run A:
// ntt_bfu
module ntt_bfu
(
    input                   clk,
    input                   rstn,
    input  [14-1:0] in1,
    input  [14-1:0] in2,
    input  [14-1:0] gamma,
    input                   op,
    output [14-1:0] out1,
    output [14-1:0] out2
);
Size in the first run: about 3300 cells after synthesis, ~73 I/O pins, about 31000 µm² of cells after synthesis.
clock: 2.25 ns
lec_check: 0
abc_area: 1
cap_margin: 20
core_aspect_ratio: 0.5
core_margin: 2
core_utilization: 72
cts_cluster_diameter: 349
cts_cluster_size: 100
place_density: 0.38
setup_slack_margin: 0.34
slew_margin: 20
tns_end_percent: 10
run.sh (not shown) runs the stock make flow with config.mk's settings and CLKGATE_MAP_FILE=.
Seen in the log of run A: GRT-0228 during global routing, after which the run never completed.
Edits applied to the flow inputs when going from run A to run B:
# run A
export LEC_CHECK = 0
export ABC_AREA = 1
export CAP_MARGIN = 20
export CORE_ASPECT_RATIO = 0.5
export CORE_MARGIN = 2
export CORE_UTILIZATION = 72
export CTS_CLUSTER_DIAMETER = 349
export CTS_CLUSTER_SIZE = 100
export PLACE_DENSITY = 0.38
export SETUP_SLACK_MARGIN = 0.34
export SLEW_MARGIN = 20
export TNS_END_PERCENT = 10
create_clock -name core_clock -period 2.25 [get_ports {clk}]
# run B
export LEC_CHECK = 0
export CAP_MARGIN = 20
export CORE_MARGIN = 2
export CORE_UTILIZATION = 72
export CTS_CLUSTER_DIAMETER = 349
export CTS_CLUSTER_SIZE = 100
export PLACE_DENSITY = 0.38
export SLEW_MARGIN = 20
export TNS_END_PERCENT = 10
create_clock -name core_clock -period 2.25 [get_ports {clk}]
Notes after the runs:
Run B is listed as incomplete: the tool reported an error in global routing and the run ended there. Adder-cell share of the synthesized area, run B and run A, lower one = run A. Lower cell total in the yosys stat output among run B and run A: run B. Core area for run B: 1600 µm² down relative to run A. In the tables for run B and run A, sum of net half-perimeters after detailed placement reads higher with run A. Number of different library cells in the post-synthesis netlist was lower in run A than in run B. Of run B and run A, the higher die outline height belongs to run B. Where post-synth design cell area is concerned, run A is outperformed by run B. Compared with run A, run B shows a lower simple-gate portion of the synthesized area. Pre-CTS setup slack deteriorates in run B relative to run A. [run B] die footprint fell 3.5% relative to run A.
Changes in run C relative to run B:
# run B
export LEC_CHECK = 0
export CAP_MARGIN = 20
export CORE_MARGIN = 2
export CORE_UTILIZATION = 72
export CTS_CLUSTER_DIAMETER = 349
export CTS_CLUSTER_SIZE = 100
export PLACE_DENSITY = 0.38
export SLEW_MARGIN = 20
export TNS_END_PERCENT = 10
create_clock -name core_clock -period 2.25 [get_ports {clk}]
# run C
export LEC_CHECK = 0
export CAP_MARGIN = 20
export CORE_MARGIN = 2
export CORE_UTILIZATION = 72
export SETUP_SLACK_MARGIN = -0.39
export SLEW_MARGIN = 20
create_clock -name core_clock -period 5.89 [get_ports {clk}]
Results
- Final checks on run C, whose flow otherwise completed, came back failing, citing setup timing.
- Run C vs. run B: post-place setup slack +2.76 ns; half-perimeter wire length of the detailed placement result -14 mm; H-tree depth +1; synthesized-area fraction occupied by xor and xnor cells ~0 delta.
- As far as core area goes, run C and run B are indistinguishable; the numbers are identical.
- As far as post-synth area from yosys stat goes, run C and run B are indistinguishable; the numbers are identical.
--- input diff run C..run D ---
# run C
export LEC_CHECK = 0
export CAP_MARGIN = 20
export CORE_MARGIN = 2
export CORE_UTILIZATION = 72
export SETUP_SLACK_MARGIN = -0.39
export SLEW_MARGIN = 20
create_clock -name core_clock -period 5.89 [get_ports {clk}]
# run D
export LEC_CHECK = 0
export CAP_MARGIN = 20
export CORE_MARGIN = 2
export CORE_UTILIZATION = 26
export PLACE_DENSITY = 0.6
export SLEW_MARGIN = 20
create_clock -name core_clock -period 9.51 [get_ports {clk}]
Findings:
Layout checks on run C: not met. Flow itself completed; violations: setup timing.
Run D: no failed stages, no open violations at the end
Going from run C to run D, clock distribution area overhead in the final layout went up by 0.27 points, post-synthesis to final-layout area growth went down by 0.89 points.
Min final-layout clock buffer total across run D and run C: run D
--- input diff run D..run E ---
# run D
export LEC_CHECK = 0
export CAP_MARGIN = 20
export CORE_MARGIN = 2
export CORE_UTILIZATION = 26
export PLACE_DENSITY = 0.6
export SLEW_MARGIN = 20
create_clock -name core_clock -period 9.51 [get_ports {clk}]
# run E
export LEC_CHECK = 0
export CAP_MARGIN = 5
export CORE_MARGIN = 2
export CORE_UTILIZATION = 72
export CTS_CLUSTER_DIAMETER = 94
export PLACE_DENSITY = 0.6
export SLEW_MARGIN = 20
create_clock -name core_clock -period 5.59 [get_ports {clk}]
Summary of run D and run E: one run falls short of a clean finish, namely run E. Comparing run D and run E, HPWL reported at the end of detailed placement is higher on run E. Compared to run D, run E has total global-route track usage 25 points higher. Placement-stage cell area is higher on run E. Cmp run E vs run D: largest incremental delay on the critical path lower in run E. Against run D, final area in run E rose by a few percent. Run E against run D: worst hold slack has remained practically unchanged, growth of design area from synthesis to finish has increased, setup TNS has decreased, post-placement setup slack has decreased, tally of filler cells in the layout has decreased. For final cell count, dividing the value from run D by the value from run E gives 1.2.
#### Input delta (run F over run E)
# run E
export LEC_CHECK = 0
export CAP_MARGIN = 5
export CORE_MARGIN = 2
export CORE_UTILIZATION = 72
export CTS_CLUSTER_DIAMETER = 94
export PLACE_DENSITY = 0.6
export SLEW_MARGIN = 20
create_clock -name core_clock -period 5.59 [get_ports {clk}]
# run F
export LEC_CHECK = 0
export CAP_MARGIN = 20
export CORE_MARGIN = 2
export CORE_UTILIZATION = 72
export CTS_CLUSTER_DIAMETER = 125
export HOLD_SLACK_MARGIN = -0.09
export PLACE_DENSITY = 0.6
export SLEW_MARGIN = 20
create_clock -name core_clock -period 5.59 [get_ports {clk}]
Notes after the runs:
From run E to run F, number of vias in the routed layout did not move at all. Run E → run F: total non-filler cell area in the finished layout essentially unchanged; relative area change from synthesis to final layout held steady. Ran to the end and failed final checks on setup timing: run F. In terms of number of vias per cell after detailed routing, run F and run E differ only marginally. Comparing run E against run F, there is no change at all in chip area. Changes observed in run F relative to run E: core utilization closely matched the old numbers; number of nets at floorplan closely matched the old numbers; final RePlAce weighted congestion closely matched the old numbers; wire length on met3 closely matched the old numbers. Reported for run F and run E, number of ordinary and repair buffers in the finished layout turned out identical to the last digit. Run F -> run E: routed wire length flat.
